$ cat config.mk
export PLATFORM = sky130hd
export DESIGN_NAME = UT_TOP
export DESIGN_NICKNAME = UT_TOP
export VERILOG_FILES = /design/flow/design.v
export SDC_FILE = /design/flow/constraint.sdc
export NUM_CORES = 4
export LEC_CHECK = 0
export CAP_MARGIN = 20
export CORE_MARGIN = 7
export CORE_UTILIZATION = 64
export CTS_CLUSTER_DIAMETER = 64
export MIN_ROUTING_LAYER = met1
export PLACE_DENSITY_LB_ADDON = 0.05
export SETUP_SLACK_MARGIN = -0.73
export SLEW_MARGIN = 20
$ cat design.v
module B2BCD_IP #(parameter WIDTH = 4, parameter DIGIT = 2)(
    Binary_code,
    BCD_code
);
input  [WIDTH-1: 0]   Binary_code;
output [4*DIGIT-1: 0]    BCD_code;
wire [4*DIGIT-1: 0] shift_result [2:WIDTH-1];
wire [4*DIGIT-1: 0]   add_result [2:WIDTH-2];
genvar i, j;
generate
    for(i=2; i<WIDTH; i=i+1)begin : loop_shift
        if(i==2)begin
            assign shift_result[i] = {{(4*DIGIT-3){1'b0}}, Binary_code[WIDTH-1 : WIDTH-3]};
        end
        else begin
            assign shift_result[i] = {add_result[i-1][4*DIGIT-2: 0], Binary_code[WIDTH-i-1]};
        end   
    end
    for(i=2; i<WIDTH-1; i=i+1)begin : loop_add1
        for(j=0; j<DIGIT; j=j+1)begin
            assign add_result[i][4*j+3:4*j] = (shift_result[i][4*j+3:4*j] > 4)? shift_result[i][4*j+3:4*j] + 3 : shift_result[i][4*j+3:4*j]; 
        end      
    end
endgenerate
assign BCD_code = shift_result[WIDTH-1];
endmodule
module UT_TOP (
    clk, 
    rst_n, 
    in_valid, 
    in_time,
    out_valid, 
    out_display, 
    out_day
);
input        clk, rst_n, in_valid;
input [30:0] in_time;
output reg       out_valid;
output reg [3:0] out_display;
output reg [2:0] out_day;
reg  [3:0]  current_state, next_state;
parameter IDLE       = 4'd0  ;
parameter INPUT      = 4'd1  ;
parameter CAL_16YEAR = 4'd2  ;
parameter CAL_4YEAR  = 4'd3  ;
parameter CAL_YEAR   = 4'd4  ;
parameter CAL_MONTH  = 4'd5  ;
parameter CAL_DAY    = 4'd6  ;
parameter CAL_4HOUR  = 4'd7  ;
parameter CAL_HOUR   = 4'd8  ;
parameter CAL_15MIN  = 4'd9  ;
parameter CAL_MIN    = 4'd10 ;
parameter CAL_SEC    = 4'd11 ;
parameter OUT        = 4'd12 ;
parameter time_16years      = 31'd504921600;   
parameter time_4years       = 31'd126230400;   
parameter time_common_years = 31'd31536000;    
parameter time_leap_years   = 31'd31622400;    
parameter time_odd_month    = 31'd2678400;     
parameter time_even_month   = 31'd2592000;     
parameter time_leap_month   = 31'd2505600;     
parameter time_com_month    = 31'd2419200;     
parameter time_day          = 31'd86400;       
parameter time_4hour        = 31'd14400;       
parameter time_hour         = 31'd3600;        
parameter time_15minute     = 31'd900;         
parameter time_minute       = 31'd60;          
reg [3:0] counter;
reg [30:0] in_time_reg;
reg leap;
reg [10:0] year;
reg [3:0]  month;
reg [4:0]  day;
reg [4:0]  hour;
reg [5:0]  minute;
reg [5:0]  second;
wire [10:0] temp_year;
wire [3:0]  temp_month;
wire [2:0]  week;
reg  [10:0] Binary_code;
wire [15:0] BCD_code;
assign temp_year =  (month < 3)? year-1 : year;
assign temp_month = (month < 3)? month + 12 : month;
assign week = (day + 2*temp_month + 3*(temp_month + 1)/5 + temp_year + temp_year/4 - temp_year/100 + temp_year/400 + 1) % 7;
B2BCD_IP #(11, 4) I_B2BCD_IP ( .Binary_code(Binary_code), .BCD_code(BCD_code) );
always @(*)begin
    case (counter)
        0 : Binary_code = year; 
        1 : Binary_code = year;
        2 : Binary_code = year;
        3 : Binary_code = year;
        4 : Binary_code = {7'b0, month};
        5 : Binary_code = {7'b0, month};
        6 : Binary_code = {6'b0, day};
        7 : Binary_code = {6'b0, day};
        8 : Binary_code = {6'b0, hour};
        9 : Binary_code = {6'b0, hour};
        10: Binary_code = {5'b0, minute};
        11: Binary_code = {5'b0, minute};
        12: Binary_code = {5'b0, second};
        13: Binary_code = {5'b0, second};  
        default: Binary_code = year;
    endcase
end
always @(*) begin
    leap = (year[1:0] == 2'b00)? 1: 0;
end
always @(posedge clk or negedge rst_n) begin
    if(!rst_n)begin
        in_time_reg <= 0;
    end
    else if(in_valid)begin
        in_time_reg <= in_time;
    end
    else if(next_state == CAL_16YEAR)begin
        in_time_reg <= (in_time_reg < time_16years)? in_time_reg : in_time_reg - time_16years;
    end
    else if(next_state == CAL_4YEAR)begin
        in_time_reg <= (in_time_reg < time_4years)? in_time_reg : in_time_reg - time_4years;
    end
    else if(next_state == CAL_YEAR)begin
        if(leap)
            in_time_reg <= (in_time_reg < time_leap_years)? in_time_reg : in_time_reg - time_leap_years;
        else
            in_time_reg <= (in_time_reg < time_common_years)? in_time_reg : in_time_reg - time_common_years;
    end
    else if(next_state == CAL_MONTH)begin
        if(month == 2 && leap) 
            in_time_reg <= (in_time_reg < time_leap_month)? in_time_reg: in_time_reg - time_leap_month;
        else if(month == 2 && !leap) 
            in_time_reg <= (in_time_reg < time_com_month)? in_time_reg: in_time_reg - time_com_month;
        else if(month == 1 || month == 3 || month == 5  || month == 7 || month == 8 || month == 10 || month == 12) 
            in_time_reg <= (in_time_reg < time_odd_month)? in_time_reg: in_time_reg - time_odd_month;
        else 
            in_time_reg <= (in_time_reg < time_even_month)? in_time_reg: in_time_reg - time_even_month;
    end
    else if(next_state == CAL_DAY)begin
        in_time_reg <= (in_time_reg < time_day)? in_time_reg: in_time_reg - time_day;
    end
    else if(next_state == CAL_4HOUR)begin
        in_time_reg <= (in_time_reg < time_4hour)? in_time_reg: in_time_reg - time_4hour;
    end
    else if(next_state == CAL_HOUR)begin
        in_time_reg <= (in_time_reg < time_hour)? in_time_reg: in_time_reg - time_hour;
    end
    else if(next_state == CAL_15MIN)begin
        in_time_reg <= (in_time_reg < time_15minute)? in_time_reg: in_time_reg - time_15minute;
    end
    else if(next_state == CAL_MIN)begin
        in_time_reg <= (in_time_reg < time_minute)? in_time_reg: in_time_reg - time_minute;
    end
end
always @(posedge clk or negedge rst_n) begin
    if(!rst_n)begin
        year <= 'd1970;
    end
    else if(next_state == CAL_16YEAR)begin
        year <= (in_time_reg < time_16years)? year: year + 'd16;
    end
    else if(next_state == CAL_4YEAR)begin
        year <= (in_time_reg < time_4years)? year: year + 'd4;
    end
    else if(next_state == CAL_YEAR)begin
        if(leap)
            year <= (in_time_reg < time_leap_years)? year: year + 'd1;
        else
            year <= (in_time_reg < time_common_years)? year: year + 'd1;
    end
    else if(next_state == IDLE)begin
        year <= 'd1970;
    end
end
always @(posedge clk or negedge rst_n) begin
    if(!rst_n)begin
        month <= 'd1;
    end
    else if(next_state == CAL_MONTH)begin
        if(month == 2 && leap) 
            month <= (in_time_reg < time_leap_month)? month: month + 'd1;
        else if(month == 2 && !leap) 
            month <= (in_time_reg < time_com_month)? month: month + 'd1;
        else if(month == 1 || month == 3 || month == 5  || month == 7 || month == 8 || month == 10 || month == 12)
            month <= (in_time_reg < time_odd_month)? month: month + 'd1;
        else 
            month <= (in_time_reg < time_even_month)? month: month + 'd1;
    end
    else if(next_state == IDLE)begin
        month <= 'd1;
    end
end
always @(posedge clk or negedge rst_n) begin
    if(!rst_n)begin
        day <= 'd1;
    end
    else if(next_state == CAL_DAY)begin
        day <= (in_time_reg < time_day)? day : day + 'd1;
    end
    else if(next_state == IDLE)begin
        day <= 'd1;
    end
end
always @(posedge clk or negedge rst_n) begin
    if(!rst_n)begin
        hour <= 'd0;
    end
    else if(next_state == CAL_4HOUR)begin
        hour <= (in_time_reg < time_4hour)? hour : hour + 'd4;
    end
    else if(next_state == CAL_HOUR)begin
        hour <= (in_time_reg < time_hour)? hour : hour + 'd1;
    end
    else if(next_state == IDLE)begin
        hour <= 'd0;
    end
end
always @(posedge clk or negedge rst_n) begin
    if(!rst_n)begin
        minute <= 'd0;
    end
    else if(next_state == CAL_15MIN)begin
        minute <= (in_time_reg < time_15minute)? minute : minute + 'd15;
    end
    else if(next_state == CAL_MIN)begin
        minute <= (in_time_reg < time_minute)? minute : minute + 'd1;
    end
    else if(next_state == IDLE)begin
        minute <= 'd0;
    end
end
always @(*)begin
    second = in_time_reg[5:0];
end
always @(posedge clk or negedge rst_n) begin
    if(!rst_n)begin
        counter <= 'd0;
    end
    else if(next_state == OUT)begin
        counter <= counter + 1;
    end
    else if(next_state == IDLE)begin
        counter <= 'd0;
    end
end
always@(posedge clk or negedge rst_n)begin
    if(!rst_n)begin
        current_state <= IDLE;
    end
    else begin
        current_state <= next_state;
    end
end
always@(*)begin
    if(!rst_n)
        next_state = IDLE ;
    else begin
        case(current_state)
        IDLE:
            next_state = (!in_valid)? IDLE : INPUT;
        INPUT:
            next_state = CAL_16YEAR;
        CAL_16YEAR:
            next_state = (in_time_reg < time_16years)? CAL_4YEAR : CAL_16YEAR;
        CAL_4YEAR:
            next_state = (in_time_reg < time_4years)? CAL_YEAR : CAL_4YEAR;
        CAL_YEAR:begin
            if(leap) 
                next_state = (in_time_reg < time_leap_years)? CAL_MONTH : CAL_YEAR;
            else 
                next_state = (in_time_reg < time_common_years)? CAL_MONTH : CAL_YEAR;
        end
        CAL_MONTH:begin
            if(month == 2 && leap) 
                next_state = (in_time_reg < time_leap_month)? CAL_DAY : CAL_MONTH;
            else if(month == 2 && !leap) 
                next_state = (in_time_reg < time_com_month)? CAL_DAY : CAL_MONTH;
            else if(month == 1 || month == 3 || month == 5  || month == 7 || month == 8 || month == 10 || month == 12) 
                next_state = (in_time_reg < time_odd_month)? CAL_DAY : CAL_MONTH;
            else 
                next_state = (in_time_reg < time_even_month)? CAL_DAY : CAL_MONTH;
        end 
        CAL_DAY:
            next_state = (in_time_reg < time_day)? CAL_4HOUR : CAL_DAY;  
        CAL_4HOUR:
            next_state = (in_time_reg < time_4hour)? CAL_HOUR : CAL_4HOUR;
        CAL_HOUR:
            next_state = (in_time_reg < time_hour)? CAL_15MIN : CAL_HOUR;
        CAL_15MIN:
            next_state = (in_time_reg < time_15minute)? CAL_MIN : CAL_15MIN;
        CAL_MIN:
            next_state = (in_time_reg < time_minute)? OUT : CAL_MIN;
        OUT:
            next_state = (counter == 14)? IDLE : OUT;
        default :
            next_state = IDLE ;
        endcase
    end
end
always @(posedge clk or negedge rst_n) begin
    if (!rst_n) out_valid <= 'd0;
    else if(next_state == OUT) out_valid <= 'd1;
	else out_valid <= 'd0; 
end
always @(posedge clk or negedge rst_n) begin
	if (!rst_n) out_display <= 'd0;
    else if(next_state == OUT)begin
        case (counter)
            0 : out_display <= BCD_code[15:12];
            1 : out_display <= BCD_code[11:8];
            2 : out_display <= BCD_code[7:4];
            3 : out_display <= BCD_code[3:0];
            4 : out_display <= BCD_code[7:4];
            5 : out_display <= BCD_code[3:0];
            6 : out_display <= BCD_code[7:4];
            7 : out_display <= BCD_code[3:0];
            8 : out_display <= BCD_code[7:4];
            9 : out_display <= BCD_code[3:0];
            10: out_display <= BCD_code[7:4];
            11: out_display <= BCD_code[3:0];
            12: out_display <= BCD_code[7:4];
            13: out_display <= BCD_code[3:0];
        endcase
    end 
	else out_display <= 'd0;
end
always @(posedge clk or negedge rst_n) begin
	if (!rst_n) out_day <= 'd0;
    else if(next_state == OUT) out_day <= week;
	else out_day <= 'd0;
end
endmodule
$ cat constraint.sdc
create_clock -name core_clock -period 12.1 [get_ports {clk}]
set_input_delay 2.4200 -clock core_clock [delete_from_list [all_inputs] [get_ports {clk}]]
set_output_delay 2.4200 -clock core_clock [all_outputs]
set_load 0.01 [all_outputs]
$ cat run.sh
#!/bin/bash
# the make line also repeats each setting of config.mk as NAME=value (left out here)
make -C /OpenROAD-flow-scripts/flow DESIGN_CONFIG=/design/flow/config.mk WORK_HOME=/design/flow/orfs CLKGATE_MAP_FILE= finish
==> flow_summary.yaml, run 1 <==
# synthesis and place-and-route metrics
run_status:
  status: "finished with violations"
  violations: "negative setup slack"
grt:
  overflow: 0
  grt_pass1_vias: 18160
  grt_max_degree: 66
  antenna_found_initial: 0
  grt_pass1_wl_mm: 90.4
  track_usage_pct: 37.7
job:
  max-cap-violations: 0
  warnings: 83
detailed_routing:
  via_per_inst: 6.92
  route.detailed.drc: 0
  vias: 18867
  wl_mm: 57.0
  wl_per_cell_um: 20.9
  dr.pass1.iters: 8
  ant_nets: 0
  drtIter0Drc: 3039
  diodes: 0
final_timing:
  finalWorstPathRequiredPeriod_ns: 14.35
  rsz0062_at_grt: "yes"
  worst_pin_slew_ns: 1.12
  fin_ws_ns: -2.25
  max_freq_ghz: 0.0697
  finalSetupViolCount: 3
  drv_slew: 0
  fin_hold_ws_ns: 0.487
  fin_crit_sh_pct: 119
  relSlewSlack_pct: 25.0
  skew_ns: 0.00953
  fin_setup_tns_ns: -6.68
  hold_viol_final: 0
synthesis:
  yosys-top-cells-count: "245 x nand2_1, 202 x nor2_1, 175 x a21oi_1, 174 x o21ai_0, 130 x ha_1"
  synth_cell_types: 111
  synthTopCellsByArea: "dfrtp_1 12%, ha_1 11%, nand2_1 6.0%"
  ys_seq_share_pct: 14.0
  async_flop_share_pct: 100
  ys.flop_type: "dfrtp_1"
  syn_nets: 2369
  top_area_cell: "dfrtp_1"
  synth.cellmix.compoundShare_pct: 32.0
  synth_area_per_cell_um2: 7.08
  ys_ff: 86
  synth-warning-count: 2
  synth_area_um2: 15400
  syn_inst: 2182
  xor_share_pct: 6.21
  yosysCellCount: 2182
  ys_sh_mux_pct: 3.55
  synth-area-yosys_um2: 15400
  top_area_share_pct: 12.3
  adder_share_pct: 14.0
  logic_family: "AND-OR/OR-AND gates"
  edf_count: 0
  synth_top_cell_by_count: "nand2_1"
  simple_gate_share_pct: 23.6
worst_setup_path:
  crit_slowest_cell: "fa_2"
  slowest_delay_ns: 0.58
  cp-start-kind: "register"
  worst-path-buf-inv: 14
  required_ns: 12.35
  reg2reg_to: "out_day[1]"
  r2r_slack_ns: -2.25
  crit_type: "register to register"
  crit_family: "AND-OR/OR-AND gates"
  cp_common_cell: "buf_4"
  r2r-start: "month[2]"
  crit_cells: 69
  r2r_cells: 69
  crit_start: "month[2]"
  crit_end: "out_day[1]"
  crit_path_end_kind: "register"
  cp.arrival_ns: 14.60
  cp_max_fo: 7
layout:
  fin_area_um2: 19100
  nets: 2589
  areaGrowthSynthToFinish_pct: 23.7
min_path:
  hold_class: "register to register"
  hold_end: "minute[5]"
  holdPathStages: 1
  min_from: "minute[5]"
floorplanning:
  die_x_um: 169
  die-area_um2: 28700
  core_area_um2: 23500
  ios: 42
  initCoreUtil_pct: 65.6
  rows: 56
  die_y_um: 169
placement:
  gp_congestion: 1.05
  dp_hpwl_mm: 41.1
  port_buffers: 41
  place_area_um2: 18100
cts:
  clock_path_buffers: 2
  clock_latency_ns: 0.36
  cts_tree: "built"
  numCtsBuffers: 9
  clkTransAtPathRegs_ns: 0.07
  holdBufCountCts: 0
  cts_sinks: 86
  cts-root-buf: "clkbuf_16"
  htreeDepth: 3
==> repair_timing <==
item	in CTS	in global routing
setup endpoints to repair	3	3
resized	82	24
pin swaps	94	24
hold endpoints to repair	0	0
cloned	0	0
buffers inserted	31	4
==> cell type report <==
| type | instances | area (um2) |
|---|---|---|
| clock buffers | 10 | 239 |
| clock inverters | 6 | 67.6 |
| fillers | 1635 | 4440 |
| inverters | 130 | 495 |
| multi-input cells | 1839 | 13100 |
| flip-flops and latches | 86 | 2170 |
| well taps | 319 | 399 |
| repair buffers | 336 | 2660 |
==> per-stage QoR <==
stage | worst slack [ns] | instances | utilization (%)
after floorplan | -2.07 | 2182 | -
after global placement | -1.79 | 2679 | 76.9
after detailed placement | -2.41 | 2679 | 76.9
after CTS | -1.92 | 2722 | 80.5
after global routing | -2.94 | 2726 | 81.1
final | -2.25 | 2726 | 81.1
==> metal layers <==
metal  part of all wire (%)  track usage [%]  vias up
met5                      0                0        -
met1                     38             46.2     8743
li1                       -                -     8474
met4                    5.8             20.4        0
met2                     46             62.1     1335
met3                     10             7.26      315
==> inputs of run 2 (changes only) <==
CORE_MARGIN = 2   (was 7)
CORE_UTILIZATION = 72   (was 64)
CTS_CLUSTER_DIAMETER = unset   (was 64)
CTS_CLUSTER_SIZE = 77   (was unset)
MIN_ROUTING_LAYER = unset   (was met1)
PLACE_DENSITY_LB_ADDON = 0.01   (was 0.05)
SETUP_SLACK_MARGIN = unset   (was -0.73)
TNS_END_PERCENT = 5   (was unset)
clock period = 14.4 ns   (was 12.1 ns; I/O delays follow)
==> run 2 against run 1 <==
Effect of this change:
- the layout still fails its checks (negative setup slack)
- wire length increased by 11%
- sequential share of layout area up 0.49 points
- first-iteration DRC count increased by 16%
- cell area shrank 4.2%
- global-route usage grew 9.2 points
- utilization up 6.0 points
- critical path type unchanged
- highest routed layer is now met5
==> flow_summary.yaml, run 2 <==
# synthesis and place-and-route metrics
worst_setup_path:
  required_ns: 14.65
  r2r_cells: 75
  r2r-start: "month[3]"
  cp_common_cell: "buf_4"
  cp.arrival_ns: 15.93
  crit_type: "register to register"
  crit_start: "month[3]"
  crit_family: "AND-OR/OR-AND gates"
  crit_slowest_cell: "fa_2"
  crit_path_end_kind: "register"
  reg2reg_to: "out_day[1]"
  r2r_slack_ns: -1.27
  slowest_delay_ns: 0.55
  cp_max_fo: 8
  worst-path-buf-inv: 15
  cp-start-kind: "register"
  crit_end: "out_day[1]"
  crit_cells: 75
synthesis:
  top_area_share_pct: 12.3
  yosys-top-cells-count: "245 x nand2_1, 202 x nor2_1, 175 x a21oi_1, 174 x o21ai_0, 130 x ha_1"
  async_flop_share_pct: 100
  synth_area_per_cell_um2: 7.08
  synth-area-yosys_um2: 15400
  ys.flop_type: "dfrtp_1"
  syn_inst: 2182
  synth_cell_types: 111
  xor_share_pct: 6.21
  ys_sh_mux_pct: 3.55
  top_area_cell: "dfrtp_1"
  ys_ff: 86
  synth-warning-count: 2
  synthTopCellsByArea: "dfrtp_1 12%, ha_1 11%, nand2_1 6.0%"
  synth_top_cell_by_count: "nand2_1"
  edf_count: 0
  synth.cellmix.compoundShare_pct: 32.0
  synth_area_um2: 15400
  yosysCellCount: 2182
  logic_family: "AND-OR/OR-AND gates"
  syn_nets: 2369
  ys_seq_share_pct: 14.0
  simple_gate_share_pct: 23.6
  adder_share_pct: 14.0
final_timing:
  finalWorstPathRequiredPeriod_ns: 15.67
  relSlewSlack_pct: 8.11
  fin_crit_sh_pct: 109
  drv_slew: 0
  finalSetupViolCount: 3
  rsz0062_at_grt: "yes"
  max_freq_ghz: 0.0638
  worst_pin_slew_ns: 1.37
  fin_ws_ns: -1.27
  skew_ns: 0.0187
  hold_viol_final: 0
cts:
  cts-root-buf: "clkbuf_16"
  cts_sinks: 86
  clock_latency_ns: 0.37
  clkTransAtPathRegs_ns: 0.08
  clock_path_buffers: 2
  numCtsBuffers: 9
  htreeDepth: 3
  cts_tree: "built"
  holdBufCountCts: 0
detailed_routing:
  wl_mm: 63.2
  vias: 19885
  dr.pass1.iters: 17
  route.detailed.drc: 0
  via_per_inst: 7.76
  wl_per_cell_um: 24.6
  ant_nets: 0
  drtIter0Drc: 3536
min_path:
  holdPathStages: 1
  hold_class: "register to register"
  hold_end: "minute[5]"
  min_from: "minute[5]"
grt:
  track_usage_pct: 46.9
  overflow: 0
  antenna_found_initial: 3
  grt_pass1_vias: 17449
  grt_pass1_wl_mm: 85.8
  grt_max_degree: 58
floorplanning:
  die_y_um: 150
  die_x_um: 150
  core_area_um2: 21000
  rows: 53
  die-area_um2: 22600
  ios: 42
  initCoreUtil_pct: 73.5
placement:
  dp_hpwl_mm: 39.1
  port_buffers: 41
  gp_congestion: 1.05
  place.detailed.instances: 2486
  dp_slack_ns: -0.562
run_status:
  violations: "negative setup slack"
  status: "finished with violations"
layout:
  stdcell_count: 2564
  areaGrowthSynthToFinish_pct: 18.6
  nets: 2469
job:
  max-cap-violations: 0
  warnings: 81
-- run 2: timing repair --
item                                   in CTS  in global routing
pin swaps                                  33                 79
setup endpoints to repair                   3                  3
resized                                    47                111
endpoints found under the hold margin       0                  0
setup buffers                              20                 41
cloned                                      0                  1
-- run 2: metal layers --
| metal | up-vias | GRT usage [%] | share of wire [%] |
|---|---|---|---|
| met2 | 2038 | 74.2 | 42 |
| met5 | - | 0 | 0.17 |
| met1 | 8879 | 58.9 | 33 |
| met3 | 742 | 11.5 | 16 |
| li1 | 8222 | - | - |
| met4 | 4 | 25.2 | 9.2 |
-- run 2: layout make-up --
type,count,area (um2)
Timing Repair Buffer,216,1810
Multi-Input combinational cell,1839,13200
Clock buffer,11,233
Antenna cell,2,5.00
Inverter,130,495
Tap cell,275,344
Clock inverter,5,60.1
Sequential cell,86,2170
Fill cell,1101,2710
-- run 2: stage by stage --
stage          hold slack, ns  setup TNS [ns]  area [um2]  utilization, %
6_report                0.519           -3.44       18300            87.1
5_1_grt                 0.527           -5.68       18300            87.1
4_1_cts                 0.504               0       17400            82.9
3_5_place_dp            0.478           -1.50       16800            79.7
3_3_place_gp            0.475               0       16800            79.7
2_1_floorplan           0.451               0       15700               -
==> inputs of run 3 (changes only) <==
ABC_AREA = 1   (was unset)
CAP_MARGIN = 0   (was 20)
CTS_CLUSTER_DIAMETER = 129   (was unset)
MIN_ROUTING_LAYER = met1   (was unset)
PLACE_DENSITY = 0.41   (was unset)
PLACE_DENSITY_LB_ADDON = unset   (was 0.01)
SETUP_SLACK_MARGIN = -0.65   (was unset)
TNS_END_PERCENT = unset   (was 5)
clock period = 8.99 ns   (was 14.4 ns; I/O delays follow)
==> run 3 against run 2 <==
Effect of this change:
- synthesized area decreased by 3.2%
- die size down 3.2%
- synthesized cell count increased by 10%
- the flow now stops in global routing
==> flow_summary.yaml, run 3 <==
# yosys + openroad results
synthesis:
  xor_share_pct: 5.80
  synth.cellmix.compoundShare_pct: 24.3
  synth_area_um2: 14900
  logic_family: "simple AND/OR/NAND/NOR gates"
  adder_share_pct: 14.0
  ys_sh_mux_pct: 0.293
  synthTopCellsByArea: "dfrtp_1 13%, ha_1 11%, nand2_1 11%"
  edf_count: 0
  synth-warning-count: 2
  yosysCellCount: 2409
  async_flop_share_pct: 100
  syn_nets: 2596
  synth_area_per_cell_um2: 6.20
  ys.flop_type: "dfrtp_1"
  simple_gate_share_pct: 29.3
  ys_seq_share_pct: 14.5
  top_area_share_pct: 12.7
  synth_cell_types: 74
  synth_top_cell_by_count: "nand2_1"
  syn_inst: 2409
  yosys-top-cells-count: "428 x nand2_1, 371 x inv_1, 309 x nor2_1, 202 x o21ai_0, 137 x a21oi_1"
  synth-area-yosys_um2: 14900
  ys_ff: 86
  top_area_cell: "dfrtp_1"
floorplanning:
  die_y_um: 148
  die_x_um: 148
  die-area_um2: 21900
  rows: 52
  ios: 42
  initCoreUtil_pct: 73.6
  core_area_um2: 20300
cts:
  clock_path_buffers: 2
  cts-root-buf: "clkbuf_16"
  holdBufCountCts: 0
  htreeDepth: 3
  cts_sinks: 86
  numCtsBuffers: 9
grt:
  track_usage_pct: 61.1
  overflow: 3
placement:
  dp_hpwl_mm: 41.4
  place_area_um2: 17400
  place.detailed.instances: 2889
  port_buffers: 41
  gp_congestion: 1.19
run_status:
  status: "aborted with a tool error"
  haltStage: "global routing"
  error: "[ERROR GRT-0116] Global routing finished with congestion. Check the congestion regions in the DRC Viewer."
[run 3: metal layers]
metal | GRT usage, % | GRT overflow
met1 | 60.6 | 0
met2 | 87.8 | 1
met3 | 34.2 | 0
met4 | 61.2 | 2
met5 | 3.41 | 0
[run 3: repair_timing]
action,in CTS
endpoints found under the setup margin,3
pin swaps,51
buffers inserted,34
gates resized,44
[run 3: stage by stage]
stage,worst slack (ns),hold WS (ns)
after CTS,-4.53,0.490
after detailed placement,-4.77,0.475
after global placement,-3.79,0.469
after floorplan,-4.01,0.442
==> inputs of run 4 (changes only) <==
CAP_MARGIN = 20   (was 0)
CORE_UTILIZATION = 57   (was 72)
CTS_CLUSTER_DIAMETER = unset   (was 129)
CTS_CLUSTER_SIZE = unset   (was 77)
MIN_ROUTING_LAYER = unset   (was met1)
PLACE_DENSITY = unset   (was 0.41)
SETUP_SLACK_MARGIN = unset   (was -0.65)
clock period = 14.1 ns   (was 8.99 ns; I/O delays follow)
==> run 4 against run 3 <==
Effect of this change:
- now fails the layout checks on negative setup slack
- die size up 26%
- synthesized cell count unchanged
- synthesized area unchanged
==> flow_summary.yaml, run 4 <==
# synthesis and place-and-route metrics
worst_setup_path:
  r2r-start: "month[0]"
  r2r_cells: 109
  slowest_delay_ns: 0.56
  worst-path-buf-inv: 22
  cp.arrival_ns: 14.72
  cp-start-kind: "register"
  reg2reg_to: "out_day[1]"
  crit_family: "simple AND/OR/NAND/NOR gates"
  cp_common_cell: "nand2_2"
  crit_path_end_kind: "register"
  crit_cells: 109
  r2r_slack_ns: -0.33
  cp_max_fo: 5
  crit_slowest_cell: "dfstp_2"
  required_ns: 14.39
  crit_end: "out_day[1]"
  crit_type: "register to register"
  crit_start: "month[0]"
synthesis:
  ys_ff: 86
  simple_gate_share_pct: 29.3
  adder_share_pct: 14.0
  top_area_cell: "dfrtp_1"
  syn_nets: 2596
  edf_count: 0
  synth_cell_types: 74
  synth.cellmix.compoundShare_pct: 24.3
  xor_share_pct: 5.80
  synth_area_per_cell_um2: 6.20
  logic_family: "simple AND/OR/NAND/NOR gates"
  ys.flop_type: "dfrtp_1"
  top_area_share_pct: 12.7
  synth_area_um2: 14900
  async_flop_share_pct: 100
  synth_top_cell_by_count: "nand2_1"
  ys_sh_mux_pct: 0.293
  syn_inst: 2409
  synth-area-yosys_um2: 14900
  ys_seq_share_pct: 14.5
  yosys-top-cells-count: "428 x nand2_1, 371 x inv_1, 309 x nor2_1, 202 x o21ai_0, 137 x a21oi_1"
  synth-warning-count: 2
  yosysCellCount: 2409
  synthTopCellsByArea: "dfrtp_1 13%, ha_1 11%, nand2_1 11%"
grt:
  antenna_found_initial: 0
  grt_max_degree: 64
  grt_pass1_wl_mm: 86.7
  grt_pass1_vias: 16858
  track_usage_pct: 38.8
  overflow: 0
placement:
  port_buffers: 41
  gp_congestion: 1.03
  dp_hpwl_mm: 41.7
final_timing:
  relSlewSlack_pct: 21.6
  hold_viol_final: 0
  rsz0062_at_grt: "yes"
  fin_crit_sh_pct: 102
  finalSetupViolCount: 3
  finalWorstPathRequiredPeriod_ns: 14.43
  drv_slew: 0
  worst_pin_slew_ns: 1.18
  fin_setup_tns_ns: -0.848
  fin_ws_ns: -0.327
  max_freq_ghz: 0.0693
  skew_ns: 0.0193
min_path:
  holdPathStages: 2
  hold_class: "register to register"
  min_from: "out_display[0]"
  hold_end: "out_display[0]"
cts:
  cts_sinks: 86
  numCtsBuffers: 9
  htreeDepth: 3
  clock_latency_ns: 0.37
  cts-root-buf: "clkbuf_16"
  clkTransAtPathRegs_ns: 0.07
  cts_tree: "built"
  clock_path_buffers: 2
layout:
  post-route-util_pct: 65.9
  areaGrowthSynthToFinish_pct: 14.2
  nets: 2676
run_status:
  status: "finished with violations"
  violations: "negative setup slack"
detailed_routing:
  via_per_inst: 6.18
  ant_nets: 0
  wl_per_cell_um: 19.9
  dr.pass1.iters: 6
  drtIter0Drc: 1634
  wl_mm: 56.3
  vias: 17499
  route.detailed.drc: 0
floorplanning:
  die_y_um: 166
  ios: 42
  initCoreUtil_pct: 57.7
  core_area_um2: 25900
  die-area_um2: 27500
  rows: 59
  die_x_um: 166
job:
  warnings: 83
  max-cap-violations: 0
run 4: layer usage:
layer  global-route usage, %  vias to the layer above  share of wire, %
met5                       0                        -                 0
met2                    67.6                      929                47
met4                    23.7                        0               7.3
met3                    6.67                      301               8.4
met1                    44.3                     8047                37
li1                        -                     8222                 -
run 4: metrics by stage:
step / hold WS, ns / setup slack, ns / cell area [um2] / instances
2_1_floorplan: 0.442 / 0.294 / 14900 / 2409
3_3_place_gp: 0.467 / 0.239 / 15900 / 2774
3_5_place_dp: 0.467 / -0.688 / 15900 / 2774
4_1_cts: 0.486 / 0.0159 / 16400 / 2800
5_1_grt: 0.531 / -1.30 / 17100 / 2829
6_report: 0.484 / -0.327 / 17100 / 2830
run 4: layout make-up:
type / instances / area, um2
fillers: 2365 / 8850
inverters: 410 / 1550
flip-flops and latches: 86 / 2160
well taps: 335 / 419
diodes: 1 / 2.50
repair buffers: 127 / 1080
clock buffers: 9 / 225
multi-input cells: 1855 / 11600
clock inverters: 7 / 62.6
run 4: repair_timing:
item / 4_1_cts / 5_1_grt
setup buffers: 10 / 28
resized: 39 / 112
hold endpoints to repair: 0 / 0
setup endpoints to repair: 3 / 3
pin swaps: 17 / 71
hold buffers: 0 / 0
==> inputs of run 5 (changes only) <==
CORE_UTILIZATION = 72   (was 57)
CTS_CLUSTER_DIAMETER = 129   (was unset)
CTS_CLUSTER_SIZE = 14   (was unset)
HOLD_SLACK_MARGIN = 0.29   (was unset)
MIN_ROUTING_LAYER = met1   (was unset)
PLACE_DENSITY_LB_ADDON = 0.05   (was unset)
SETUP_SLACK_MARGIN = 2.68   (was unset)
clock period = 8.99 ns   (was 14.1 ns; I/O delays follow)
==> run 5 against run 4 <==
Effect of this change:
- die size down 20%
- the run now fails in global routing
- synthesized area unchanged
- synthesized cell count unchanged
==> flow_summary.yaml, run 5 <==
# yosys + openroad results
grt:
  overflow: 877
  track_usage_pct: 91.9
synthesis:
  yosys-top-cells-count: "428 x nand2_1, 371 x inv_1, 309 x nor2_1, 202 x o21ai_0, 137 x a21oi_1"
  ys.flop_type: "dfrtp_1"
  syn_inst: 2409
  edf_count: 0
  async_flop_share_pct: 100
  synth_area_per_cell_um2: 6.20
  top_area_cell: "dfrtp_1"
  synth_cell_types: 74
  yosysCellCount: 2409
  ys_ff: 86
  synth.cellmix.compoundShare_pct: 24.3
  simple_gate_share_pct: 29.3
  xor_share_pct: 5.80
  synthTopCellsByArea: "dfrtp_1 13%, ha_1 11%, nand2_1 11%"
  ys_seq_share_pct: 14.5
  synth-area-yosys_um2: 14900
  top_area_share_pct: 12.7
  logic_family: "simple AND/OR/NAND/NOR gates"
  adder_share_pct: 14.0
  synth_top_cell_by_count: "nand2_1"
  syn_nets: 2596
  synth_area_um2: 14900
  ys_sh_mux_pct: 0.293
  synth-warning-count: 2
cts:
  numCtsBuffers: 9
  clock_path_buffers: 2
  cts_sinks: 86
  cts-root-buf: "clkbuf_16"
  htreeDepth: 3
placement:
  place_area_um2: 17500
  dp_hpwl_mm: 43.0
  port_buffers: 41
  place.detailed.instances: 2881
  dp_slack_ns: -4.96
  gp_congestion: 1.21
floorplanning:
  die-area_um2: 21900
  core_area_um2: 20300
  rows: 52
  die_y_um: 148
  initCoreUtil_pct: 73.6
  die_x_um: 148
  ios: 42
run_status:
  haltStage: "global routing"
  status: "aborted with a tool error"
  error: "[ERROR GRT-0116] Global routing finished with congestion. Check the congestion regions in the DRC Viewer."
-- run 5: what timing repair did --
item / in CTS
gates resized: 188
endpoints found under the setup margin: 40
cloned: 1
buffers inserted: 125
pin swaps: 116
hold endpoints to repair: 0
hold buffers: 0
-- run 5: layer usage --
metal,GRT overflow,GRT usage (%)
met4,249,100
met2,561,110
met1,26,87.6
met5,1,43.9
met3,40,75.2
==> inputs of run 6 (changes only) <==
CTS_CLUSTER_DIAMETER = unset   (was 129)
CTS_CLUSTER_SIZE = unset   (was 14)
HOLD_SLACK_MARGIN = unset   (was 0.29)
MIN_ROUTING_LAYER = unset   (was met1)
PLACE_DENSITY_LB_ADDON = unset   (was 0.05)
SETUP_SLACK_MARGIN = unset   (was 2.68)
clock period = 7.8 ns   (was 8.99 ns; I/O delays follow)
==> run 6 against run 5 <==
Effect of this change:
- the run again fails in global routing
- synthesized area is the same
- synthesized cell count is the same
- die size is the same
==> flow_summary.yaml, run 6 <==
# yosys + openroad results
grt:
  track_usage_pct: 77.5
  overflow: 111
cts:
  clock_path_buffers: 2
  holdBufCountCts: 0
  cts_sinks: 86
  cts-root-buf: "clkbuf_16"
  numCtsBuffers: 9
  htreeDepth: 3
synthesis:
  logic_family: "simple AND/OR/NAND/NOR gates"
  synth_area_per_cell_um2: 6.20
  ys_sh_mux_pct: 0.293
  yosysCellCount: 2409
  edf_count: 0
  simple_gate_share_pct: 29.3
  synth_cell_types: 74
  syn_inst: 2409
  top_area_share_pct: 12.7
  synth.cellmix.compoundShare_pct: 24.3
  synth_area_um2: 14900
  xor_share_pct: 5.80
  synth_top_cell_by_count: "nand2_1"
  async_flop_share_pct: 100
  synth-warning-count: 2
  yosys-top-cells-count: "428 x nand2_1, 371 x inv_1, 309 x nor2_1, 202 x o21ai_0, 137 x a21oi_1"
  ys_ff: 86
  ys_seq_share_pct: 14.5
  synthTopCellsByArea: "dfrtp_1 13%, ha_1 11%, nand2_1 11%"
  synth-area-yosys_um2: 14900
  ys.flop_type: "dfrtp_1"
  top_area_cell: "dfrtp_1"
  syn_nets: 2596
  adder_share_pct: 14.0
floorplanning:
  rows: 52
  core_area_um2: 20300
  die_y_um: 148
  die-area_um2: 21900
  die_x_um: 148
  initCoreUtil_pct: 73.6
  ios: 42
run_status:
  haltStage: "global routing"
  status: "aborted with a tool error"
  error: "[ERROR GRT-0116] Global routing finished with congestion. Check the congestion regions in the DRC Viewer."
placement:
  dp_hpwl_mm: 42.9
  gp_congestion: 1.22
  port_buffers: 41
  place_area_um2: 17800
[run 6: repair_timing]
action                                  CTS
pin swaps                                77
buffers inserted                         50
endpoints found under the setup margin    7
resized                                  62
[run 6: routing by layer]
metal  GRT usage [%]  overflow
met5            16.6         0
met4            78.2        40
met3            62.5         2
met2            95.7        69
met1            76.6         0
[run 6: per-stage QoR]
stage	utilization, %	hold WS [ns]	cells	setup WS, ns
CTS	92.1	0.492	3008	-5.91
floorplan	-	0.442	2409	-5.20
global placement	87.6	0.470	2942	-4.97
detailed placement	87.6	0.481	2942	-6.04
==> inputs of run 7 (changes only) <==
ABC_AREA = unset   (was 1)
CELL_PAD_IN_SITES_DETAIL_PLACEMENT = 2   (was unset)
CELL_PAD_IN_SITES_GLOBAL_PLACEMENT = 1   (was unset)
CORE_MARGIN = 3   (was 2)
CORE_UTILIZATION = 18   (was 72)
CTS_CLUSTER_DIAMETER = 191   (was unset)
GPL_ROUTABILITY_DRIVEN = 0   (was unset)
MAX_ROUTING_LAYER = met4   (was unset)
PLACE_DENSITY_LB_ADDON = 0.08   (was unset)
SETUP_SLACK_MARGIN = 0.24   (was unset)
clock period = 12.2 ns   (was 7.8 ns; I/O delays follow)
==> run 7 against run 6 <==
Effect of this change:
- die size rose to 4.1 times the previous value
- synthesized area rose by 3.4%
- synthesized cell count fell by 9.4%
- now fails the layout checks on negative setup slack
==> flow_summary.yaml, run 7 <==
# synthesis and place-and-route metrics
detailed_routing:
  via_per_inst: 4.98
  dr.pass1.iters: 7
  vias: 18032
  route.detailed.drc: 0
  wl_per_cell_um: 21.7
  drtIter0Drc: 726
  wl_mm: 78.6
  diodes: 0
  ant_nets: 0
floorplanning:
  die_x_um: 299
  core_area_um2: 84400
  initCoreUtil_pct: 18.3
  rows: 106
  die-area_um2: 89300
  ios: 42
  die_y_um: 299
synthesis:
  async_flop_share_pct: 100
  synth_cell_types: 111
  yosysCellCount: 2182
  adder_share_pct: 14.0
  synth_top_cell_by_count: "nand2_1"
  synth-warning-count: 2
  simple_gate_share_pct: 23.6
  top_area_cell: "dfrtp_1"
  top_area_share_pct: 12.3
  xor_share_pct: 6.21
  ys_ff: 86
  synth_area_um2: 15400
  edf_count: 0
  synth_area_per_cell_um2: 7.08
  yosys-top-cells-count: "245 x nand2_1, 202 x nor2_1, 175 x a21oi_1, 174 x o21ai_0, 130 x ha_1"
  synthTopCellsByArea: "dfrtp_1 12%, ha_1 11%, nand2_1 6.0%"
  syn_nets: 2369
  ys_seq_share_pct: 14.0
  logic_family: "AND-OR/OR-AND gates"
  ys.flop_type: "dfrtp_1"
  synth-area-yosys_um2: 15400
  syn_inst: 2182
  synth.cellmix.compoundShare_pct: 32.0
  ys_sh_mux_pct: 3.55
final_timing:
  fin_hold_ws_ns: 0.498
  drv_slew: 0
  relSlewSlack_pct: 38.2
  max_freq_ghz: 0.0687
  worst_pin_slew_ns: 0.927
  fin_setup_tns_ns: -6.95
  finalSetupViolCount: 3
  fin_ws_ns: -2.35
  skew_ns: 0.0115
  fin_crit_sh_pct: 119
  hold_viol_final: 0
  rsz0062_at_grt: "yes"
  finalWorstPathRequiredPeriod_ns: 14.55
cts:
  clock_path_buffers: 2
  numCtsBuffers: 9
  cts-root-buf: "clkbuf_16"
  cts_tree: "built"
  holdBufCountCts: 0
  htreeDepth: 3
  clkTransAtPathRegs_ns: 0.07
  cts_sinks: 86
  clock_latency_ns: 0.40
grt:
  grt_pass1_wl_mm: 122
  overflow: 0
  grt_pass1_vias: 20093
  grt_max_degree: 52
  track_usage_pct: 17.8
  antenna_found_initial: 1
worst_setup_path:
  crit_cells: 75
  cp.arrival_ns: 14.83
  crit_start: "month[3]"
  r2r-start: "month[3]"
  crit_end: "out_day[1]"
  slowest_delay_ns: 0.54
  cp_max_fo: 8
  cp_common_cell: "buf_4"
  required_ns: 12.48
  crit_family: "AND-OR/OR-AND gates"
  worst-path-buf-inv: 15
  crit_slowest_cell: "fa_2"
  crit_type: "register to register"
  r2r_cells: 75
  reg2reg_to: "out_day[1]"
  cp-start-kind: "register"
  crit_path_end_kind: "register"
  r2r_slack_ns: -2.35
min_path:
  hold_class: "register to register"
  min_from: "minute[5]"
  holdPathStages: 1
  hold_end: "minute[5]"
placement:
  dp_hpwl_mm: 61.4
  port_buffers: 41
  place.detailed.instances: 3545
  place_area_um2: 19500
run_status:
  status: "finished with violations"
  violations: "negative setup slack"
job:
  max-cap-violations: 0
  warnings: 83
layout:
  areaGrowthSynthToFinish_pct: 34.8
  nets: 2669
  stdcell_count: 3621
  fin_area_um2: 20800
-- run 7: per-stage QoR --
stage | util (%) | setup WS (ns)
6_report | 24.7 | -2.35
5_1_grt | 24.7 | -3.19
4_1_cts | 24.1 | -2.31
3_5_place_dp | 23.1 | -2.58
3_3_place_gp | 23.1 | -2.30
2_1_floorplan | - | -1.97
-- run 7: final cells by class --
type                            instances  area [um2]
Timing Repair Buffer                  416        3250
Fill cell                            9915       63500
Inverter                              130         493
Multi-Input combinational cell       1839       13200
Clock inverter                          4        55.1
Clock buffer                           12         246
Sequential cell                        86        2170
Tap cell                             1134        1420
-- run 7: layer usage --
metal | track usage, % | wire length, um | up-vias
met1 | 22.0 | 36300 | 9211
met3 | 1.23 | 964 | 58
met5 | - | 0 | -
met2 | 31.7 | 40000 | 143
li1 | - | - | 8620
met4 | 3.56 | 1370 | 0
-- run 7: timing repair --
action,in CTS,in global routing
setup endpoints to repair,3,3
pin swaps,54,82
gates resized,64,60
setup buffers,38,22
==> inputs of run 8 (changes only) <==
ABC_AREA = 1   (was unset)
CELL_PAD_IN_SITES_DETAIL_PLACEMENT = unset   (was 2)
CELL_PAD_IN_SITES_GLOBAL_PLACEMENT = unset   (was 1)
CORE_MARGIN = 7   (was 3)
CORE_UTILIZATION = 47   (was 18)
CTS_CLUSTER_DIAMETER = 290   (was 191)
CTS_CLUSTER_SIZE = 95   (was unset)
GPL_ROUTABILITY_DRIVEN = unset   (was 0)
MAX_ROUTING_LAYER = unset   (was met4)
MIN_ROUTING_LAYER = met1   (was unset)
PLACE_DENSITY_LB_ADDON = 0.05   (was 0.08)
SETUP_SLACK_MARGIN = -0.73   (was 0.24)
TNS_END_PERCENT = 15   (was unset)
clock period = 12.1 ns   (was 12.2 ns; I/O delays follow)
==> run 8 against run 7 <==
Effect of this change:
- fmax rose by 8.0%
- non-clock buffer count fell by 188
- critical path depth rose by 28
- utilization rose by 32 points
- the layout still fails its checks (negative setup slack)
- worst hold slack got worse by 0.010 ns
- worst setup slack improved by 0.98 ns
- global-route usage rose by 13 points
==> flow_summary.yaml, run 8 <==
# synthesis and place-and-route metrics
worst_setup_path:
  crit_start: "month[0]"
  worst-path-buf-inv: 16
  crit_path_end_kind: "register"
  required_ns: 12.41
  crit_family: "simple AND/OR/NAND/NOR gates"
  slowest_delay_ns: 0.56
  r2r-start: "month[0]"
  crit_type: "register to register"
  cp.arrival_ns: 13.79
  crit_slowest_cell: "dfstp_2"
  r2r_slack_ns: -1.37
  reg2reg_to: "out_day[1]"
  r2r_cells: 103
  crit_end: "out_day[1]"
  cp-start-kind: "register"
  crit_cells: 103
  cp_max_fo: 5
  cp_common_cell: "nand2_1"
cts:
  clkTransAtPathRegs_ns: 0.08
  htreeDepth: 3
  numCtsBuffers: 9
  clock_latency_ns: 0.39
  cts_sinks: 86
  cts_tree: "built"
  holdBufCountCts: 0
  clock_path_buffers: 2
  cts-root-buf: "clkbuf_16"
synthesis:
  ys_ff: 86
  adder_share_pct: 14.0
  ys_seq_share_pct: 14.5
  async_flop_share_pct: 100
  synth-warning-count: 2
  synth_area_um2: 14900
  xor_share_pct: 5.80
  top_area_cell: "dfrtp_1"
  syn_inst: 2409
  synth-area-yosys_um2: 14900
  yosys-top-cells-count: "428 x nand2_1, 371 x inv_1, 309 x nor2_1, 202 x o21ai_0, 137 x a21oi_1"
  edf_count: 0
  ys.flop_type: "dfrtp_1"
  synthTopCellsByArea: "dfrtp_1 13%, ha_1 11%, nand2_1 11%"
  syn_nets: 2596
  yosysCellCount: 2409
  simple_gate_share_pct: 29.3
  synth_cell_types: 74
  logic_family: "simple AND/OR/NAND/NOR gates"
  ys_sh_mux_pct: 0.293
  synth_top_cell_by_count: "nand2_1"
  synth.cellmix.compoundShare_pct: 24.3
  top_area_share_pct: 12.7
  synth_area_per_cell_um2: 6.20
layout:
  areaGrowthSynthToFinish_pct: 18.4
  nets: 2777
  fillers: 3123
  post-route-util_pct: 56.3
final_timing:
  fin_crit_sh_pct: 111
  fin_hold_ws_ns: 0.488
  fin_setup_tns_ns: -4.11
  finalWorstPathRequiredPeriod_ns: 13.47
  max_freq_ghz: 0.0742
  drv_slew: 0
  hold_viol_final: 0
  finalSetupViolCount: 3
  fin_ws_ns: -1.37
  skew_ns: 0.0178
  rsz0062_at_grt: "yes"
  relSlewSlack_pct: 22.5
  worst_pin_slew_ns: 1.16
grt:
  overflow: 0
  track_usage_pct: 30.3
  antenna_found_initial: 0
  grt_max_degree: 52
  grt_pass1_wl_mm: 88.9
  grt_pass1_vias: 16907
floorplanning:
  initCoreUtil_pct: 47.6
  ios: 42
  die_y_um: 192
  rows: 65
  core_area_um2: 31400
  die_x_um: 192
  die-area_um2: 37000
run_status:
  status: "finished with violations"
  violations: "negative setup slack"
placement:
  dp_slack_ns: -1.33
  port_buffers: 41
  dp_hpwl_mm: 44.0
  gp_congestion: 1.03
detailed_routing:
  route.detailed.drc: 0
  ant_nets: 0
  via_per_inst: 5.78
  dr.pass1.iters: 6
  wl_per_cell_um: 18.6
  vias: 17315
  diodes: 0
  drtIter0Drc: 1185
  wl_mm: 55.8
min_path:
  holdPathStages: 2
  min_from: "out_display[0]"
  hold_class: "register to register"
  hold_end: "out_display[0]"
job:
  max-cap-violations: 0
  warnings: 83
==> run 8: cell type report <==
type,instances,area (um2),area share (%)
Multi-Input combinational cell,1855,11300,64.0
Sequential cell,86,2160,12.2
Timing Repair Buffer,228,1810,10.2
Inverter,410,1540,8.72
Tap cell,402,503,2.84
Clock buffer,9,225,1.27
Clock inverter,7,116,0.658
==> run 8: through the flow <==
step                instances  instance area, um2
global placement         2978               17200
floorplan                2409               15100
detailed placement       2978               17200
global route             2997               17700
finish                   2997               17700
CTS                      2994               17500
==> run 8: what timing repair did <==
action	in CTS	in global routing
endpoints found under the setup margin	3	3
pin swaps	6	9
endpoints found under the hold margin	0	0
setup buffers	0	3
gates resized	5	22
==> run 8: layer usage <==
metal	GRT usage, %	routed length (um)	vias to the layer above
li1	-	-	8426
met1	35.1	22300	8046
met2	53.1	26900	652
met3	4.25	3250	191
met4	17.2	3360	0
met5	0	0	-
==> inputs of run 9 (changes only) <==
ABC_AREA = unset   (was 1)
CORE_MARGIN = 2   (was 7)
CORE_UTILIZATION = 43   (was 47)
CTS_CLUSTER_DIAMETER = 130   (was 290)
CTS_CLUSTER_SIZE = 98   (was 95)
MIN_ROUTING_LAYER = unset   (was met1)
PLACE_DENSITY_LB_ADDON = unset   (was 0.05)
SETUP_SLACK_MARGIN = -1.42   (was -0.73)
TNS_END_PERCENT = unset   (was 15)
clock period = 15.0 ns   (was 12.1 ns; I/O delays follow)
==> run 9 against run 8 <==
Effect of this change:
- still fails the layout checks on negative setup slack
- register-to-register slack gained 1.2 ns
- die size up 1.3%
- cell area fell by 3.0%
- worst hold slack improved by 0.025 ns
- clock skew decreased by 0.0085 ns
- global-route usage fell by 3.4 points
- fmax fell by 11%
- utilization down 8.0 points
- sequential share of layout area rose by 0.37 points
- critical path depth down 31
==> flow_summary.yaml, run 9 <==
# synthesis and place-and-route metrics
worst_setup_path:
  crit_slowest_cell: "or4_1"
  crit_family: "AND-OR/OR-AND gates"
  slowest_delay_ns: 0.59
  r2r_slack_ns: -0.22
  r2r-start: "month[2]"
  crit_start: "month[2]"
  cp_common_cell: "inv_1"
  reg2reg_to: "out_day[0]"
  crit_path_end_kind: "register"
  cp_max_fo: 8
  required_ns: 15.23
  worst-path-buf-inv: 10
  crit_type: "register to register"
  cp-start-kind: "register"
  crit_cells: 72
  r2r_cells: 72
  cp.arrival_ns: 15.45
  crit_end: "out_day[0]"
synthesis:
  synth_top_cell_by_count: "nand2_1"
  synth_cell_types: 111
  edf_count: 0
  top_area_cell: "dfrtp_1"
  synth-warning-count: 2
  adder_share_pct: 14.0
  top_area_share_pct: 12.3
  synthTopCellsByArea: "dfrtp_1 12%, ha_1 11%, nand2_1 6.0%"
  synth.cellmix.compoundShare_pct: 32.0
  synth_area_per_cell_um2: 7.08
  ys.flop_type: "dfrtp_1"
  xor_share_pct: 6.21
  yosys-top-cells-count: "245 x nand2_1, 202 x nor2_1, 175 x a21oi_1, 174 x o21ai_0, 130 x ha_1"
  syn_inst: 2182
  ys_ff: 86
  synth-area-yosys_um2: 15400
  logic_family: "AND-OR/OR-AND gates"
  async_flop_share_pct: 100
  yosysCellCount: 2182
  simple_gate_share_pct: 23.6
  syn_nets: 2369
  ys_seq_share_pct: 14.0
  synth_area_um2: 15400
  ys_sh_mux_pct: 3.55
cts:
  cts_sinks: 86
  clkTransAtPathRegs_ns: 0.06
  clock_path_buffers: 2
  clock_latency_ns: 0.37
  cts-root-buf: "clkbuf_16"
  htreeDepth: 3
  cts_tree: "built"
  numCtsBuffers: 9
grt:
  antenna_found_initial: 0
  grt_pass1_wl_mm: 83.8
  overflow: 0
  grt_max_degree: 64
  grt_pass1_vias: 16333
  track_usage_pct: 26.9
layout:
  post-route-util_pct: 48.4
  fillers: 3520
  nets: 2415
  fin_area_um2: 17200
  stdcell_count: 2694
  areaGrowthSynthToFinish_pct: 11.1
job:
  warnings: 80
  max-cap-violations: 0
placement:
  dp_slack_ns: -0.380
  gp_congestion: 0.943
  port_buffers: 41
  dp_hpwl_mm: 39.2
  place.detailed.instances: 2677
  place_area_um2: 16800
detailed_routing:
  ant_nets: 0
  wl_mm: 51.7
  route.detailed.drc: 0
  dr.pass1.iters: 6
  drtIter0Drc: 1527
  diodes: 0
  wl_per_cell_um: 19.2
  via_per_inst: 6.32
  vias: 17018
final_timing:
  relSlewSlack_pct: 30.0
  finalSetupViolCount: 3
  drv_slew: 0
  worst_pin_slew_ns: 1.04
  hold_viol_final: 0
  fin_crit_sh_pct: 101
  skew_ns: 0.00936
  finalWorstPathRequiredPeriod_ns: 15.22
  fin_hold_ws_ns: 0.514
  max_freq_ghz: 0.0657
  fin_ws_ns: -0.218
min_path:
  hold_class: "register to register"
  hold_end: "year[10]"
  min_from: "year[10]"
  holdPathStages: 2
floorplanning:
  rows: 69
  ios: 42
  die_x_um: 193
  die_y_um: 193
  core_area_um2: 35500
  die-area_um2: 37400
  initCoreUtil_pct: 43.5
run_status:
  violations: "negative setup slack"
  status: "finished with violations"
[run 9: stage by stage]
step,setup TNS [ns]
floorplan,-2.43
global placement,0
detailed placement,-0.907
CTS,-1.08
global route,-3.97
finish,-0.426
[run 9: repair_timing]
item | 4_1_cts | 5_1_grt
hold buffers | 0 | 0
setup buffers | 0 | 1
setup endpoints to repair | 0 | 3
gates resized | 0 | 12
hold endpoints to repair | 0 | 0
[run 9: area by class of cell]
class | instances | area, um2 | area share, %
sequential | 86 | 2160 | 12.6
tap | 461 | 577 | 3.36
multi-input combinational | 1839 | 12300 | 71.8
clock inverter | 3 | 42.5 | 0.248
clock buffer | 13 | 260 | 1.52
inverter | 130 | 488 | 2.84
timing repair buffer | 162 | 1310 | 7.64
[run 9: routing by layer]
| metal | up-vias | wire length (um) | GRT usage (%) |
|---|---|---|---|
| li1 | 8131 | - | - |
| met1 | 8010 | 21500 | 33.6 |
| met2 | 741 | 24800 | 46.9 |
| met3 | 136 | 3540 | 3.49 |
| met4 | 0 | 1820 | 10.5 |
| met5 | - | 0 | 0 |
==> inputs of run 10 (changes only) <==
ABC_AREA = 1   (was unset)
CORE_UTILIZATION = 72   (was 43)
CTS_CLUSTER_DIAMETER = unset   (was 130)
CTS_CLUSTER_SIZE = 72   (was 98)
HOLD_SLACK_MARGIN = 0.29   (was unset)
PLACE_DENSITY_LB_ADDON = 0.21   (was unset)
SETUP_SLACK_MARGIN = -1.03   (was -1.42)
TNS_END_PERCENT = 5   (was unset)
clock period = 13.3 ns   (was 15.0 ns; I/O delays follow)
==> run 10 against run 9 <==
Effect of this change:
- the layout still fails its checks (negative setup slack)
- cell count is 3.8% higher
- non-clock buffer count is 6 lower
==> flow_summary.yaml, run 10 <==
# synthesis and place-and-route metrics
synthesis:
  syn_inst: 2409
  synthTopCellsByArea: "dfrtp_1 13%, ha_1 11%, nand2_1 11%"
  syn_nets: 2596
  yosys-top-cells-count: "428 x nand2_1, 371 x inv_1, 309 x nor2_1, 202 x o21ai_0, 137 x a21oi_1"
  synth.cellmix.compoundShare_pct: 24.3
  xor_share_pct: 5.80
  adder_share_pct: 14.0
  ys_ff: 86
  synth_top_cell_by_count: "nand2_1"
  synth_cell_types: 74
  top_area_share_pct: 12.7
  top_area_cell: "dfrtp_1"
  synth-warning-count: 2
  logic_family: "simple AND/OR/NAND/NOR gates"
  ys_seq_share_pct: 14.5
  synth_area_um2: 14900
  ys.flop_type: "dfrtp_1"
  edf_count: 0
  ys_sh_mux_pct: 0.293
  simple_gate_share_pct: 29.3
  synth_area_per_cell_um2: 6.20
  async_flop_share_pct: 100
  synth-area-yosys_um2: 14900
  yosysCellCount: 2409
min_path:
  hold_end: "current_state[0]"
  hold_class: "register to register"
  min_from: "current_state[0]"
  holdPathStages: 2
worst_setup_path:
  slowest_delay_ns: 0.59
  crit_type: "register to register"
  required_ns: 13.60
  crit_slowest_cell: "fa_2"
  crit_family: "simple AND/OR/NAND/NOR gates"
  crit_end: "out_day[1]"
  r2r_cells: 112
  reg2reg_to: "out_day[1]"
  cp-start-kind: "register"
  r2r-start: "month[3]"
  cp_max_fo: 6
  crit_cells: 112
  crit_start: "month[3]"
  r2r_slack_ns: -1.70
  crit_path_end_kind: "register"
  worst-path-buf-inv: 20
  cp_common_cell: "nand2_1"
  cp.arrival_ns: 15.30
grt:
  grt_pass1_vias: 17559
  grt_pass1_wl_mm: 84.7
  antenna_found_initial: 3
  track_usage_pct: 48.1
  grt_max_degree: 53
  overflow: 0
detailed_routing:
  dr.pass1.iters: 17
  via_per_inst: 6.82
  ant_nets: 0
  vias: 19069
  route.detailed.drc: 0
  wl_mm: 58.7
  wl_per_cell_um: 21.0
  drtIter0Drc: 3271
run_status:
  status: "finished with violations"
  violations: "negative setup slack"
floorplanning:
  die-area_um2: 21900
  core_area_um2: 20300
  die_x_um: 148
  rows: 52
  ios: 42
  die_y_um: 148
  initCoreUtil_pct: 73.6
cts:
  clock_latency_ns: 0.37
  clock_path_buffers: 2
  htreeDepth: 3
  clkTransAtPathRegs_ns: 0.08
  numCtsBuffers: 9
  cts-root-buf: "clkbuf_16"
  cts_tree: "built"
  cts_sinks: 86
final_timing:
  fin_ws_ns: -1.70
  finalWorstPathRequiredPeriod_ns: 15.00
  skew_ns: 0.0104
  finalSetupViolCount: 3
  drv_slew: 0
  fin_crit_sh_pct: 113
  rsz0062_at_grt: "yes"
  max_freq_ghz: 0.0667
  hold_viol_final: 0
  worst_pin_slew_ns: 1.28
  relSlewSlack_pct: 12.2
layout:
  nets: 2705
  areaGrowthSynthToFinish_pct: 13.2
  regArea_um2: 2160
  fillers: 1335
  logic_area_um2: 11300
  stdcell_count: 2796
  post-route-util_pct: 83.3
job:
  max-cap-violations: 0
  warnings: 81
placement:
  dp_hpwl_mm: 39.7
  port_buffers: 41
  gp_congestion: 1.12
  place.detailed.instances: 2764
run 10: cell type report:
cell class | count | area share (%)
antenna | 3 | 0.0444
clock buffer | 9 | 1.33
multi-input combinational | 1855 | 66.8
clock inverter | 7 | 0.377
tap | 270 | 2.00
timing repair buffer | 156 | 7.52
sequential | 86 | 12.8
inverter | 410 | 9.11
run 10: metrics by stage:
step	setup TNS, ns	instance area (um2)	setup slack, ns	hold WS [ns]
6_report	-4.88	16900	-1.70	0.500
5_1_grt	-8.63	16900	-2.93	0.539
4_1_cts	-2.78	16500	-0.979	0.496
3_5_place_dp	-2.69	16200	-0.952	0.484
3_3_place_gp	-0.356	16200	-0.125	0.465
2_1_floorplan	-1.49	14900	-0.506	0.442
run 10: what timing repair did:
action,in CTS,in global routing
setup buffers,0,17
resized,0,75
hold buffers,0,0
setup endpoints to repair,0,3
run 10: layer usage:
metal	global-route usage [%]	wire, um	vias to the layer above
met5	0	14	-
met4	37.9	6480	2
met3	11.6	7760	689
met2	79.1	25300	1670
met1	53.4	19200	8431
li1	-	-	8277
==> inputs of run 11 (changes only) <==
ABC_AREA = unset   (was 1)
CORE_MARGIN = 9   (was 2)
CORE_UTILIZATION = 70   (was 72)
CTS_CLUSTER_DIAMETER = 130   (was unset)
CTS_CLUSTER_SIZE = 98   (was 72)
HOLD_SLACK_MARGIN = unset   (was 0.29)
PLACE_DENSITY_LB_ADDON = unset   (was 0.21)
SETUP_SLACK_MARGIN = -0.44   (was -1.03)
TNS_END_PERCENT = 35   (was 5)
clock period = 15.0 ns   (was 13.3 ns; I/O delays follow)
==> run 11 against run 10 <==
Effect of this change:
- still fails the layout checks on negative setup slack
- largest cell class unchanged
- fmax down 2.3%
- cell area up 2.9%
- synthesized area up 3.4%
==> flow_summary.yaml, run 11 <==
# synthesis and place-and-route metrics
placement:
  dp_slack_ns: -0.742
  gp_congestion: 1.05
  dp_hpwl_mm: 38.8
  port_buffers: 41
floorplanning:
  ios: 42
  core_area_um2: 21400
  rows: 53
  die_y_um: 167
  die_x_um: 167
  die-area_um2: 27700
  initCoreUtil_pct: 72.3
final_timing:
  hold_viol_final: 0
  rsz0062_at_grt: "yes"
  drv_slew: 0
  max_freq_ghz: 0.0651
  finalSetupViolCount: 3
  fin_crit_sh_pct: 102
  relSlewSlack_pct: 25.6
  worst_pin_slew_ns: 1.10
  skew_ns: 0.00901
  fin_ws_ns: -0.361
  finalWorstPathRequiredPeriod_ns: 15.36
detailed_routing:
  via_per_inst: 7.35
  dr.pass1.iters: 10
  route.detailed.drc: 0
  wl_mm: 55.0
  ant_nets: 0
  diodes: 0
  vias: 18497
  drtIter0Drc: 3208
  wl_per_cell_um: 21.8
worst_setup_path:
  crit_type: "register to register"
  crit_cells: 74
  crit_end: "out_day[1]"
  r2r-start: "month[2]"
  r2r_slack_ns: -0.36
  reg2reg_to: "out_day[1]"
  crit_path_end_kind: "register"
  crit_slowest_cell: "fa_1"
  worst-path-buf-inv: 14
  slowest_delay_ns: 0.51
  cp-start-kind: "register"
  r2r_cells: 74
  required_ns: 15.26
  crit_family: "AND-OR/OR-AND gates"
  cp_max_fo: 8
  crit_start: "month[2]"
  cp.arrival_ns: 15.62
synthesis:
  synth_cell_types: 111
  edf_count: 0
  synth-warning-count: 2
  xor_share_pct: 6.21
  synth.cellmix.compoundShare_pct: 32.0
  synth_top_cell_by_count: "nand2_1"
  synth_area_um2: 15400
  ys_sh_mux_pct: 3.55
  synth-area-yosys_um2: 15400
  logic_family: "AND-OR/OR-AND gates"
  syn_inst: 2182
  top_area_share_pct: 12.3
  synthTopCellsByArea: "dfrtp_1 12%, ha_1 11%, nand2_1 6.0%"
  ys.flop_type: "dfrtp_1"
  adder_share_pct: 14.0
  syn_nets: 2369
  ys_seq_share_pct: 14.0
  simple_gate_share_pct: 23.6
  async_flop_share_pct: 100
  ys_ff: 86
  yosysCellCount: 2182
  yosys-top-cells-count: "245 x nand2_1, 202 x nor2_1, 175 x a21oi_1, 174 x o21ai_0, 130 x ha_1"
  top_area_cell: "dfrtp_1"
  synth_area_per_cell_um2: 7.08
run_status:
  violations: "negative setup slack"
  status: "finished with violations"
cts:
  cts_tree: "built"
  cts-root-buf: "clkbuf_16"
  htreeDepth: 3
  clock_path_buffers: 2
  holdBufCountCts: 0
  clkTransAtPathRegs_ns: 0.07
  clock_latency_ns: 0.36
  numCtsBuffers: 9
  cts_sinks: 86
layout:
  areaGrowthSynthToFinish_pct: 12.7
  fillers: 1439
  logic_area_um2: 12700
  nets: 2425
  regArea_um2: 2160
min_path:
  hold_end: "minute[5]"
  min_from: "minute[5]"
  hold_class: "register to register"
  holdPathStages: 1
job:
  warnings: 83
  max-cap-violations: 0
grt:
  antenna_found_initial: 0
  grt_pass1_wl_mm: 84.6
  grt_pass1_vias: 17161
  overflow: 0
  grt_max_degree: 59
  track_usage_pct: 35.5
==> run 11: what timing repair did <==
action / in CTS / in global routing
endpoints found under the hold margin: 0 / 0
resized: 11 / 87
endpoints found under the setup margin: 3 / 3
pin swaps: 3 / 44
gates cloned: 0 / 0
setup buffers: 2 / 29
==> run 11: per-layer routing <==
metal	track usage [%]	wire length (um)	vias up
met5	0	0	-
met2	57.6	24800	1482
met1	42.7	20100	8479
met4	19.9	3440	0
li1	-	-	8146
met3	7.88	6710	390
==> run 11: stage by stage <==
| step | utilization [%] | area, um2 | std cells | hold slack [ns] | TNS [ns] |
|---|---|---|---|---|---|
| final | 81.5 | 17400 | 2518 | 0.496 | -0.864 |
| after global routing | 81.5 | 17400 | 2518 | 0.537 | -2.62 |
| after global placement | 77.1 | 16500 | 2475 | 0.475 | -0.214 |
| after detailed placement | 77.1 | 16500 | 2475 | 0.474 | -1.92 |
| after CTS | 78.8 | 16800 | 2493 | 0.488 | -1.01 |
| after floorplan | - | 15500 | 2182 | 0.451 | -1.02 |
==> run 11: final cells by class <==
cell class	instances	area share, %
Multi-Input combinational cell	1839	73.0
Sequential cell	86	12.4
Timing Repair Buffer	172	8.06
Inverter	130	2.80
Tap cell	275	1.98
Clock buffer	11	1.40
Clock inverter	5	0.331
